==> inputs of run a <==
==> flow/design.v (excerpt) <==
module fp64_add(input clk, input [63:0] a, input [63:0] b, output reg [63:0] s);
    reg  [63:0] a_q, b_q;
    wire [63:0] sum;
    dfa u_dfa(.I1(a_q), .I2(b_q), .Final_exp(sum));
    always @(posedge clk) begin
        a_q <= a;
        b_q <= b;
        s   <= sum;
    end
endmodule
clock: 30.0 ns
lec_check: 0
cap_margin: 20
core_aspect_ratio: 0.5
core_margin: 2
core_utilization: 40
cts_cluster_diameter: 393
cts_cluster_size: 100
slew_margin: 20
tns_end_percent: 5
run.sh (not shown) runs the stock make flow with config.mk's settings and CLKGATE_MAP_FILE=.
==> inputs of run b, as changes to run a <==
Settings changed: ABC_AREA set to 1, CORE_ASPECT_RATIO 0.5 to unset, CORE_UTILIZATION 40 to 72, CTS_CLUSTER_DIAMETER 393 to 352, CTS_CLUSTER_SIZE 100 to 95, HOLD_SLACK_MARGIN set to 0.3, PLACE_DENSITY set to 0.38, SETUP_SLACK_MARGIN set to 2.3, TNS_END_PERCENT 5 to 40.
==> flow/constraint.sdc (replaced) <==
create_clock -name core_clock -period 16.5 [get_ports {clk}]
set_input_delay 3.3000 -clock core_clock [delete_from_list [all_inputs] [get_ports {clk}]]
set_output_delay 3.3000 -clock core_clock [all_outputs]
set_load 0.01 [all_outputs]
==> inputs of run c, as changes to run a <==
Settings changed: CORE_ASPECT_RATIO 0.5 to unset, CORE_UTILIZATION 40 to 58, CTS_CLUSTER_DIAMETER 393 to unset, CTS_CLUSTER_SIZE 100 to unset, TNS_END_PERCENT 5 to unset.
==> flow/constraint.sdc (replaced) <==
create_clock -name core_clock -period 16.5 [get_ports {clk}]
set_input_delay 3.3000 -clock core_clock [delete_from_list [all_inputs] [get_ports {clk}]]
set_output_delay 3.3000 -clock core_clock [all_outputs]
set_load 0.01 [all_outputs]
==> qor summary <==
Post-cts resize count: run a 2; run b -; run c 305
Gate count of the mapped netlist: run a 2719; run b 3450; run c 2719
Cell area reported after detailed placement: run a 23300 um^2; run b -; run c 28500 um^2
CTS buffer count: run a 17; run b -; run c 17
Multiplexer share of the synthesized area: run a 11.1%; run b 0.781%; run c 11.1%
Die Footprint: run a 52300 um^2; run b 29800 um^2; run c 36300 um^2
Avg Inst Size Synth: run a 7.42 um^2; run b 5.94 um^2; run c 7.42 um^2
Standard-cell row count: run a 58; run b 61; run c 68
Yosys adder share: run a 9.79%; run b 9.63%; run c 9.79%
Maximum level of the CTS H-tree: run a 4; run b -; run c 4
Post-synth cell types: run a 98; run b 60; run c 98
Area fraction of the dominant cell type after synthesis: run a 19.1%; run b 18.8%; run c 19.1%
Status: run a finished clean; run b aborted with a tool error; run c aborted with a tool error
Failing step: run a -; run b detailed placement; run c global routing
Die outline height: run a 163 um; run b 173 um; run c 190 um
XOR/XNOR Area Share: run a 3.42%; run b 2.86%; run c 3.42%
Number of placed instances, taps included: run a 3499; run b -; run c 3966
Total of hold buffers inserted after clock tree synthesis: run a 0; run b -; run c 0
# clock sinks: run a 192; run b -; run c 192

==> build 19 <==
Starting RTL as in the previous note.
clock: 29.7 ns
lec_check: 0
cap_margin: 20
core_margin: 2
core_utilization: 21
slew_margin: 20
==> inputs of trial 60, as changes to build 19 <==
- CORE_UTILIZATION: 21 -> 50
- SETUP_SLACK_MARGIN: default -> 4.23
==> flow/constraint.sdc (replaced) <==
create_clock -name core_clock -period 16.5 [get_ports {clk}]
set_input_delay 3.3000 -clock core_clock [delete_from_list [all_inputs] [get_ports {clk}]]
set_output_delay 3.3000 -clock core_clock [all_outputs]
set_load 0.01 [all_outputs]
==> qor summary <==
metric	trial 60	build 19
Number of H-tree levels	4	4
Row count	73	113
Placed Area	0.02872 mm^2	0.02433 mm^2
Placeable core area	0.03973 mm^2	0.09515 mm^2
Final weighted congestion in routability-driven placement	1.215	1.035
Y dimension of the die	204.8 um	313.9 um
Horizontal die dimension	204.8 um	313.9 um
Chip area	0.04195 mm^2	0.09852 mm^2
Placement-stage worst setup slack	-10.52 ns	0.1555 ns
Post-CTS Repair Setup Buffers	70	0
Post-Synthesis Cell Area	0.02017 mm^2	0.02017 mm^2
Number of buffers inserted during clock tree synthesis	17	17
Flip-flop cell with the highest count after synthesis	sky130_fd_sc_hd__dfxtp_1	sky130_fd_sc_hd__dfxtp_1
Number of placed I/O pins	193	193
Initial standard-cell utilization of the core	0.5075	0.2119
Half-perimeter wire length of the detailed placement result	91950 um	94820 um
Outcome	aborted with a tool error	complete, no violations
Failing step	global routing	-
Resized Gates After CTS	355	0
Net count of the mapped netlist	2974	2974
Portion of synthesized cell area occupied by the leading cell type	0.1906	0.1906
Number of placed instances, taps included	4054	4137

==> violet <==
==> flow/design.v <==
module FA_Structural(a,b,cin,sum,cout);
	input a,b,cin;
    output sum,cout;
    wire x,y,z;
    xor(x,a,b);
    xor(sum,x,cin);
    and(y,cin,x);
    and(z,a,b);
    or(cout,y,z);
endmodule
module RPA(a,b,cin,sum,cout);
	input [63:0] a,b;
    input cin;
    output wire [63:0] sum;
    output wire cout;
	wire c0,c1,c2,c3,c4,c5,c6,c7,c8,c9,c10,c11,c12,c13,c14,c15,c16,c17,c18,c19,c20,c21,c22,c23,c24,c25,c26,c27,c28,c29,c30,c31,c32,c33,c34,c35,c36,c37,c38,c39,c40,c41,c42,c43,c44,c45,c46,c47,c48,c49,c50,c51,c52,c53,c54,c55,c56,c57,c58,c59,c60,c61,c62;
	FA_Structural fa1(a[0],b[0],cin,sum[0],c0);
	FA_Structural fa2(a[1],b[1],c0,sum[1],c1);
	FA_Structural fa3(a[2],b[2],c1,sum[2],c2);
	FA_Structural fa4(a[3],b[3],c2,sum[3],c3);
    FA_Structural fa5(a[4],b[4],c3,sum[4],c4);
    FA_Structural fa6(a[5],b[5],c4,sum[5],c5);
    FA_Structural fa7(a[6],b[6],c5,sum[6],c6);
    FA_Structural fa8(a[7],b[7],c6,sum[7],c7);
    FA_Structural fa9(a[8],b[8],c7,sum[8],c8);
    FA_Structural fa10(a[9],b[9],c8,sum[9],c9);
    FA_Structural fa11(a[10],b[10],c9,sum[10],c10);
    FA_Structural fa12(a[11],b[11],c10,sum[11],c11);
    FA_Structural fa13(a[12],b[12],c11,sum[12],c12);
    FA_Structural fa14(a[13],b[13],c12,sum[13],c13);
    FA_Structural fa15(a[14],b[14],c13,sum[14],c14);
    FA_Structural fa16(a[15],b[15],c14,sum[15],c15);
    FA_Structural fa17(a[16],b[16],c15,sum[16],c16);
    FA_Structural fa18(a[17],b[17],c16,sum[17],c17);
    FA_Structural fa19(a[18],b[18],c17,sum[18],c18);
    FA_Structural fa20(a[19],b[19],c18,sum[19],c19);
    FA_Structural fa21(a[20],b[20],c19,sum[20],c20);
    FA_Structural fa22(a[21],b[21],c20,sum[21],c21);
    FA_Structural fa23(a[22],b[22],c21,sum[22],c22);
    FA_Structural fa24(a[23],b[23],c22,sum[23],c23);
    FA_Structural fa25(a[24],b[24],c23,sum[24],c24);
    FA_Structural fa26(a[25],b[25],c24,sum[25],c25);
    FA_Structural fa27(a[26],b[26],c25,sum[26],c26);
    FA_Structural fa28(a[27],b[27],c26,sum[27],c27);
    FA_Structural fa29(a[28],b[28],c27,sum[28],c28);
    FA_Structural fa30(a[29],b[29],c28,sum[29],c29);
    FA_Structural fa31(a[30],b[30],c29,sum[30],c30);
    FA_Structural fa32(a[31],b[31],c30,sum[31],c31);
    FA_Structural fa33(a[32],b[32],c31,sum[32],c32);
    FA_Structural fa34(a[33],b[33],c32,sum[33],c33);
    FA_Structural fa35(a[34],b[34],c33,sum[34],c34);
    FA_Structural fa36(a[35],b[35],c34,sum[35],c35);
    FA_Structural fa37(a[36],b[36],c35,sum[36],c36);	
    FA_Structural fa38(a[37],b[37],c36,sum[37],c37);
    FA_Structural fa39(a[38],b[38],c37,sum[38],c38);
    FA_Structural fa40(a[39],b[39],c38,sum[39],c39);
    FA_Structural fa41(a[40],b[40],c39,sum[40],c40);
    FA_Structural fa42(a[41],b[41],c40,sum[41],c41);
    FA_Structural fa43(a[42],b[42],c41,sum[42],c42);
    FA_Structural fa44(a[43],b[43],c42,sum[43],c43);
    FA_Structural fa45(a[44],b[44],c43,sum[44],c44);
    FA_Structural fa46(a[45],b[45],c44,sum[45],c45);
    FA_Structural fa47(a[46],b[46],c45,sum[46],c46);
    FA_Structural fa48(a[47],b[47],c46,sum[47],c47);
    FA_Structural fa49(a[48],b[48],c47,sum[48],c48);
    FA_Structural fa50(a[49],b[49],c48,sum[49],c49);
    FA_Structural fa51(a[50],b[50],c49,sum[50],c50);
    FA_Structural fa52(a[51],b[51],c50,sum[51],c51);
    FA_Structural fa53(a[52],b[52],c51,sum[52],c52);
    FA_Structural fa54(a[53],b[53],c52,sum[53],c53);
    FA_Structural fa55(a[54],b[54],c53,sum[54],c54);
    FA_Structural fa56(a[55],b[55],c54,sum[55],c55);
    FA_Structural fa57(a[56],b[56],c55,sum[56],c56);
    FA_Structural fa58(a[57],b[57],c56,sum[57],c57);
    FA_Structural fa59(a[58],b[58],c57,sum[58],c58);
    FA_Structural fa60(a[59],b[59],c58,sum[59],c59);
    FA_Structural fa61(a[60],b[60],c59,sum[60],c60);
    FA_Structural fa62(a[61],b[61],c60,sum[61],c61);
    FA_Structural fa63(a[62],b[62],c61,sum[62],c62);
    FA_Structural fa64(a[63],b[63],c62,sum[63],cout);
endmodule
module swap(input [63:0]in1, input [63:0]in2, output reg [63:0]out1, output reg [63:0]out2);
    always @(in1 or in2)
    begin
        if(in2[62:0]>in1[62:0])
        begin
            out2 = in1;
            out1 = in2;
        end
        else
        begin
            out1 = in1;
            out2 = in2;
        end
    end
endmodule
module shifter(input [63:0]A, input [10:0]shift, output [63:0]B);
    assign B = A>>shift;
endmodule
module split(input [63:0]A, output sign, output [10:0]exp, output [51:0]man);
    assign sign = A[63];
    assign exp  = A[62:52];
    assign man  = A[51:0];
endmodule
module dfa(input [63:0] I1, input [63:0] I2, output reg [63:0] Final_exp);
    wire[63:0] A,B;
    swap SW(I1,I2,A,B); 
    wire S1,S2;        
    wire [10:0] E1,E2; 
    wire [51:0] M1,M2; 
    split SP1(A,S1,E1,M1); 
    split SP2(B,S2,E2,M2); 
    wire [10:0]Expdiff; 
    assign Expdiff = E1-E2;
    wire [63:0] T1,T2,T3;  
    assign T1= {|E1,M1};   
    assign T2= {|E2,M2};   
    shifter BS(T2,Expdiff,T3); 
    wire [63:0]T4;
    assign T4 = {64{S1^S2}}^T3; 
    wire [63:0]Sum;
    wire Carry;
    RPA C1(T1,T4,S1^S2,Sum,Carry); 
    reg [51:0] M3,tmp; 
    reg [10:0] E3;
    integer i, j;
    reg found;
    always @(*)
    begin
        i=53;
        j=0;
        found=1'b0;
        tmp=Sum[51:0];
        if(Sum[53]==1)
        begin 
            M3=Sum[52:1];
            E3 = E1 + 1'b1;
        end
        else if(Sum[52]==0)
        begin
            for(j=1;j<=52;j=j+1)
            begin
                if(!found && Sum[52-j]==1'b1)
                begin
                    i=j;
                    found=1'b1;
                end
            end
            E3=E1-i;
            tmp=Sum[51:0];
            M3=tmp<<i;
        end
        else
        begin
            M3=Sum[51:0];
            E3=E1;
        end
    end
    always@(*) begin
        if(&E1 == 1'b1 || &E2 == 1'b1) begin
            Final_exp = 64'b0_11111111111_1111111111111111111111111111111111111111111111111111;	
        end
        else if((|E1== 1'b0) && (|M1[51:0]== 1'b0)) begin
            Final_exp = {S2,E2,M2[51:0]};
        end
        else if((|E2== 1'b0) && (|M2[51:0]== 1'b0)) begin
            Final_exp = {S1,E1,M1[51:0]};
        end
        else if(Sum[63:0] == 63'b0) begin
            Final_exp=64'b0;
        end
        else begin
            Final_exp = {S1,{11{|Sum}} & E3,M3};
        end
    end
endmodule
module fp64_add(input clk, input [63:0] a, input [63:0] b, output reg [63:0] s);
    reg  [63:0] a_q, b_q;
    wire [63:0] sum;
    dfa u_dfa(.I1(a_q), .I2(b_q), .Final_exp(sum));
    always @(posedge clk) begin
        a_q <= a;
        b_q <= b;
        s   <= sum;
    end
endmodule
==> flow/run.sh <==
#!/bin/bash
# the make line also repeats each setting of config.mk as NAME=value (left out here)
make -C /OpenROAD-flow-scripts/flow DESIGN_CONFIG=/design/flow/config.mk WORK_HOME=/design/flow/orfs CLKGATE_MAP_FILE= finish
==> flow/config.mk <==
export PLATFORM = sky130hd
export DESIGN_NAME = fp64_add
export DESIGN_NICKNAME = fp64_add
export VERILOG_FILES = /design/flow/design.v
export SDC_FILE = /design/flow/constraint.sdc
export NUM_CORES = 4
export LEC_CHECK = 0
export ABC_AREA = 1
export CAP_MARGIN = 20
export CORE_ASPECT_RATIO = 0.5
export CORE_MARGIN = 2
export CORE_UTILIZATION = 72
export CTS_CLUSTER_DIAMETER = 352
export CTS_CLUSTER_SIZE = 95
export PLACE_DENSITY = 0.38
export SETUP_SLACK_MARGIN = 2.3
export SLEW_MARGIN = 20
export TNS_END_PERCENT = 40
==> flow/constraint.sdc <==
create_clock -name core_clock -period 16.5 [get_ports {clk}]
set_input_delay 3.3000 -clock core_clock [delete_from_list [all_inputs] [get_ports {clk}]]
set_output_delay 3.3000 -clock core_clock [all_outputs]
set_load 0.01 [all_outputs]
==> lagoon: changes against violet <==
Settings changed: ABC_AREA 1 to unset, CELL_PAD_IN_SITES_DETAIL_PLACEMENT set to 2, CELL_PAD_IN_SITES_GLOBAL_PLACEMENT set to 2, CORE_ASPECT_RATIO 0.5 to 0.53, CORE_UTILIZATION 72 to 25, CTS_CLUSTER_DIAMETER 352 to 104, CTS_CLUSTER_SIZE 95 to 57, GPL_TIMING_DRIVEN set to 1, HOLD_SLACK_MARGIN set to -0.09, MIN_ROUTING_LAYER set to met2, PLACE_DENSITY 0.38 to unset, PLACE_DENSITY_LB_ADDON set to 0.04, SETUP_SLACK_MARGIN 2.3 to unset, SLEW_MARGIN 20 to 10, TNS_END_PERCENT 40 to 100.
==> flow/constraint.sdc (replaced) <==
create_clock -name core_clock -period 16.9 [get_ports {clk}]
set_input_delay 3.3800 -clock core_clock [delete_from_list [all_inputs] [get_ports {clk}]]
set_output_delay 3.3800 -clock core_clock [all_outputs]
set_load 0.01 [all_outputs]
==> maple: changes against violet <==
Settings changed: CORE_ASPECT_RATIO 0.5 to 1.8, CORE_MARGIN 2 to 8, CORE_UTILIZATION 72 to 40, CTS_CLUSTER_DIAMETER 352 to 40, CTS_CLUSTER_SIZE 95 to 16, HOLD_SLACK_MARGIN set to 0.08, MIN_ROUTING_LAYER set to met2, PLACE_DENSITY 0.38 to unset, SETUP_SLACK_MARGIN 2.3 to 3.4, TNS_END_PERCENT 40 to unset.
==> flow/constraint.sdc (replaced) <==
create_clock -name core_clock -period 16.6 [get_ports {clk}]
set_input_delay 3.3200 -clock core_clock [delete_from_list [all_inputs] [get_ports {clk}]]
set_output_delay 3.3200 -clock core_clock [all_outputs]
set_load 0.01 [all_outputs]
==> results <==
Area of the synthesized netlist per yosys stat: lagoon 20200 sq um; maple 20500 sq um; violet 20500 sq um
Proportion of netlist area held by the largest area contributor: lagoon 19.1%; maple 18.8%; violet 18.8%
CORE AREA: lagoon 79500 sq um; maple 50800 sq um; violet 27900 sq um
Sequential cell area fraction in the yosys report: lagoon 19.1%; maple 18.8%; violet 18.8%
Cell count after synthesis: lagoon 2719; maple 3450; violet 3450
Estimated wirelength of the detail-placed design: lagoon 149000 um; maple 106000 um; violet -
Compound-cell area share of the yosys netlist: lagoon 28.1%; maple 18.2%; violet 18.2%
Count of cell types in the netlist: lagoon 98; maple 60; violet 60
Placement-stage worst setup slack: lagoon -11.46 ns; maple -11.29 ns; violet -
FP Rows: lagoon 75; maple 111; violet 43
Status: lagoon aborted with a tool error; maple aborted with a tool error; violet aborted with a tool error
Stage where the flow stopped: lagoon global routing; maple global routing; violet detailed placement
Post-synthesis net count: lagoon 2974; maple 3705; violet 3705
Max clock buf depth: lagoon 2; maple 2; violet -
Final weighted congestion in routability-driven placement: lagoon 1.23; maple 1.33; violet 1.31
Number of cells after detailed placement: lagoon 4774; maple 4999; violet -
MUX share of area: lagoon 11.1%; maple 0.781%; violet 0.781%
Number of cells in the yosys synthesis report: lagoon 2719; maple 3450; violet 3450
Hold bufs inserted after CTS: lagoon 0; maple 0; violet -
Synth Area in XOR/XNOR: lagoon 3.42%; maple 2.86%; violet 2.86%
Adder-cell area share of the yosys netlist: lagoon 9.79%; maple 9.63%; violet 9.63%
Netlist Area Pre-Place: lagoon 20200 sq um; maple 20500 sq um; violet 20500 sq um
Die Y: lagoon 211 um; maple 320 um; violet 123 um
Total setup buffers inserted after CTS: lagoon 104; maple 97; violet -
Placed cell areas: lagoon 31000 sq um; maple 29800 sq um; violet -
